==> flow/design.v <==
module fir_filter(
    input               		clk,
    input               		n_rst,
    input  		signed	[7:0] 	din,    
    output reg 	signed 	[7:0] 	dout 
);
localparam signed B0 = -24;
localparam signed B1 = -21;
localparam signed B2 =   0;
localparam signed B3 =  37;
localparam signed B4 =  80;
localparam signed B5 = 114;
localparam signed B6 = 127;
reg signed [7:0] din_d;
reg signed [7:0] din_d1;
reg signed [7:0] din_d2;
reg signed [7:0] din_d3;
reg signed [7:0] din_d4;
reg signed [7:0] din_d5;
reg signed [7:0] din_d6;
reg signed [7:0] din_d7;
reg signed [7:0] din_d8;
reg signed [7:0] din_d9;
reg signed [7:0] din_d10;
reg signed [7:0] din_d11;
reg signed [7:0] din_d12;
wire signed [8:0] sum_w0;
wire signed [8:0] sum_w1;
wire signed [8:0] sum_w2;
wire signed [8:0] sum_w3;
wire signed [8:0] sum_w4;
wire signed [8:0] sum_w5;
wire signed [8:0] sum_w6;
wire signed [16:0] mul_0;
wire signed [16:0] mul_1;
wire signed [16:0] mul_2;
wire signed [16:0] mul_3;
wire signed [16:0] mul_4;
wire signed [16:0] mul_5;
wire signed [16:0] mul_6;
reg signed [16:0] mul_0d;
reg signed [16:0] mul_1d;
reg signed [16:0] mul_2d;
reg signed [16:0] mul_3d;
reg signed [16:0] mul_4d;
reg signed [16:0] mul_5d;
reg signed [16:0] mul_6d;
wire signed [17:0] sum_w00;
wire signed [17:0] sum_w01;
wire signed [17:0] sum_w02;
wire signed [17:0] sum_w03;
reg signed [17:0] sum_w00d;
reg signed [17:0] sum_w01d;
reg signed [17:0] sum_w02d;
reg signed [17:0] sum_w03d;
wire signed [18:0] sum_w000;
wire signed [18:0] sum_w001;
wire signed [19:0] sum_all;
wire signed [7:0] sum_finish;
always @(posedge clk or negedge n_rst) begin
	if (!n_rst) begin 
		din_d <= 8'h0;
	end
	else begin 
		din_d <= din;
	end
end
always @(posedge clk or negedge n_rst) begin
    if (!n_rst) begin 
        dout <= 8'sd0;
	end
    else begin 
        dout <= sum_finish;
	end
end
always @(posedge clk or negedge n_rst) begin
    if (!n_rst) begin
        din_d1  <= 8'sd0; 
        din_d2  <= 8'sd0; 
        din_d3  <= 8'sd0; 
        din_d4  <= 8'sd0;
        din_d5  <= 8'sd0; 
        din_d6  <= 8'sd0; 
        din_d7  <= 8'sd0; 
        din_d8  <= 8'sd0;
        din_d9  <= 8'sd0; 
        din_d10 <= 8'sd0; 
        din_d11 <= 8'sd0; 
        din_d12 <= 8'sd0;
    end else begin
        din_d1  <= din_d;
        din_d2  <= din_d1;
        din_d3  <= din_d2;
        din_d4  <= din_d3;
        din_d5  <= din_d4;
        din_d6  <= din_d5;
        din_d7  <= din_d6;
        din_d8  <= din_d7;
        din_d9  <= din_d8;
        din_d10 <= din_d9;
        din_d11 <= din_d10;
        din_d12 <= din_d11;
    end
end
assign sum_w0 = $signed(din_d) + $signed(din_d12);
assign sum_w1 = $signed(din_d1) + $signed(din_d11);
assign sum_w2 = $signed(din_d2) + $signed(din_d10);
assign sum_w3 = $signed(din_d3) + $signed(din_d9);
assign sum_w4 = $signed(din_d4) + $signed(din_d8);
assign sum_w5 = $signed(din_d5) + $signed(din_d7);
assign sum_w6 = {din_d6[7], din_d6};   
assign mul_0 = $signed(B0) * $signed(sum_w0);
assign mul_1 = $signed(B1) * $signed(sum_w1);
assign mul_2 = $signed(B2) * $signed(sum_w2);
assign mul_3 = $signed(B3) * $signed(sum_w3);
assign mul_4 = $signed(B4) * $signed(sum_w4);
assign mul_5 = $signed(B5) * $signed(sum_w5);
assign mul_6 = $signed(B6) * $signed(sum_w6);
always @(posedge clk or negedge n_rst) begin
    if (!n_rst) begin 
        mul_0d <= 17'sd0;
        mul_1d <= 17'sd0;
        mul_2d <= 17'sd0;
        mul_3d <= 17'sd0;
        mul_4d <= 17'sd0;
        mul_5d <= 17'sd0;
        mul_6d <= 17'sd0;
    end 
	else begin 
        mul_0d <= mul_0;
        mul_1d <= mul_1;
        mul_2d <= mul_2;
        mul_3d <= mul_3;
        mul_4d <= mul_4;
        mul_5d <= mul_5;
        mul_6d <= mul_6;
    end
end
assign sum_w00 = $signed(mul_0d) + $signed(mul_1d); 
assign sum_w01 = $signed(mul_2d) + $signed(mul_3d); 
assign sum_w02 = $signed(mul_4d) + $signed(mul_5d);
assign sum_w03 = $signed(mul_6d);
always @(posedge clk or negedge n_rst) begin
    if (!n_rst) begin
        sum_w00d <= 18'sd0;
        sum_w01d <= 18'sd0;
        sum_w02d <= 18'sd0;
        sum_w03d <= 18'sd0;
    end 
	else begin
        sum_w00d <= sum_w00;
        sum_w01d <= sum_w01;
        sum_w02d <= sum_w02;
        sum_w03d <= sum_w03;
    end
end
assign sum_w000 = $signed(sum_w00d) + $signed(sum_w01d); 
assign sum_w001 = $signed(sum_w02d) + $signed(sum_w03d);
assign sum_all = $signed(sum_w000) + $signed(sum_w001);
assign sum_finish =	((sum_all[19]) && (sum_all[18:16] != 3'b111))? 8'h81 : 
 					((!sum_all[19]) && (sum_all[18:16] != 3'b000))? 8'h7F : sum_all[16:9];
endmodule
clock: 4.64 ns
lec_check: 0
abc_area: 1
cap_margin: 20
core_margin: 2
core_utilization: 72
cts_cluster_diameter: 27
place_density: 0.36
setup_slack_margin: 1.13
slew_margin: 20
run.sh (not shown) runs the stock make flow with config.mk's settings and CLKGATE_MAP_FILE=.
The starting point stopped in clock tree synthesis (DPL-0033).
Next try:
ABC_AREA = default   (was 1)
CORE_UTILIZATION = 40   (was 72)
CTS_CLUSTER_DIAMETER = default   (was 27)
PLACE_DENSITY = default   (was 0.36)
SETUP_SLACK_MARGIN = default   (was 1.13)
clock period = 5.55 ns   (was 4.64 ns; I/O delays follow)
Now the flow finished clean.
Area after synthesis goes down by 4.3%.
Synthesized cell count is lower by 15%.
Die area climbs by 70%.
Next try:
ABC_AREA = 1   (was default)
CORE_UTILIZATION = 70   (was 40)
PLACE_DENSITY_LB_ADDON = 0.14   (was default)
clock period = 4.52 ns   (was 5.55 ns; I/O delays follow)
The changed run produced a layout that fails on setup timing.
Synthesized area came out higher by 4.5%.
Final cell count rose by 4.4%.
Die size shrinks by 40%.
Worst setup slack got worse by 560 ps.
Cell area grows by 8.7%.
Next try:
ABC_AREA = default   (was 1)
CORE_UTILIZATION = 40   (was 70)
GPL_TIMING_DRIVEN = 0   (was default)
PLACE_DENSITY_LB_ADDON = default   (was 0.14)
SLEW_MARGIN = 0   (was 20)
clock period = 6.0 ns   (was 4.52 ns; I/O delays follow)
What happened: With this change the flow ran to the end with no violations; synthesized area went down by 4.3%; worst setup slack gains 720 ps; via count went down by 20%; flip-flop count stays the same; die area went up by 66%; register-to-register slack gains 720 ps; fmax went down by about 14%; clock-buffer cell count went up by 5; worst hold slack hardly moves; sequential power went down by 26%; global-route usage went down by 14 points.
Next try:
CORE_UTILIZATION = 48   (was 40)
GPL_TIMING_DRIVEN = default   (was 0)
SLEW_MARGIN = 20   (was 0)
clock period = 5.55 ns   (was 6.0 ns; I/O delays follow)
Power is higher by 10%.
Sequential power increases by 8.8%.
Clock power rose by 25%.
Treat power and IR drop as tool artefacts here; the default activity estimate runs too high for this design.
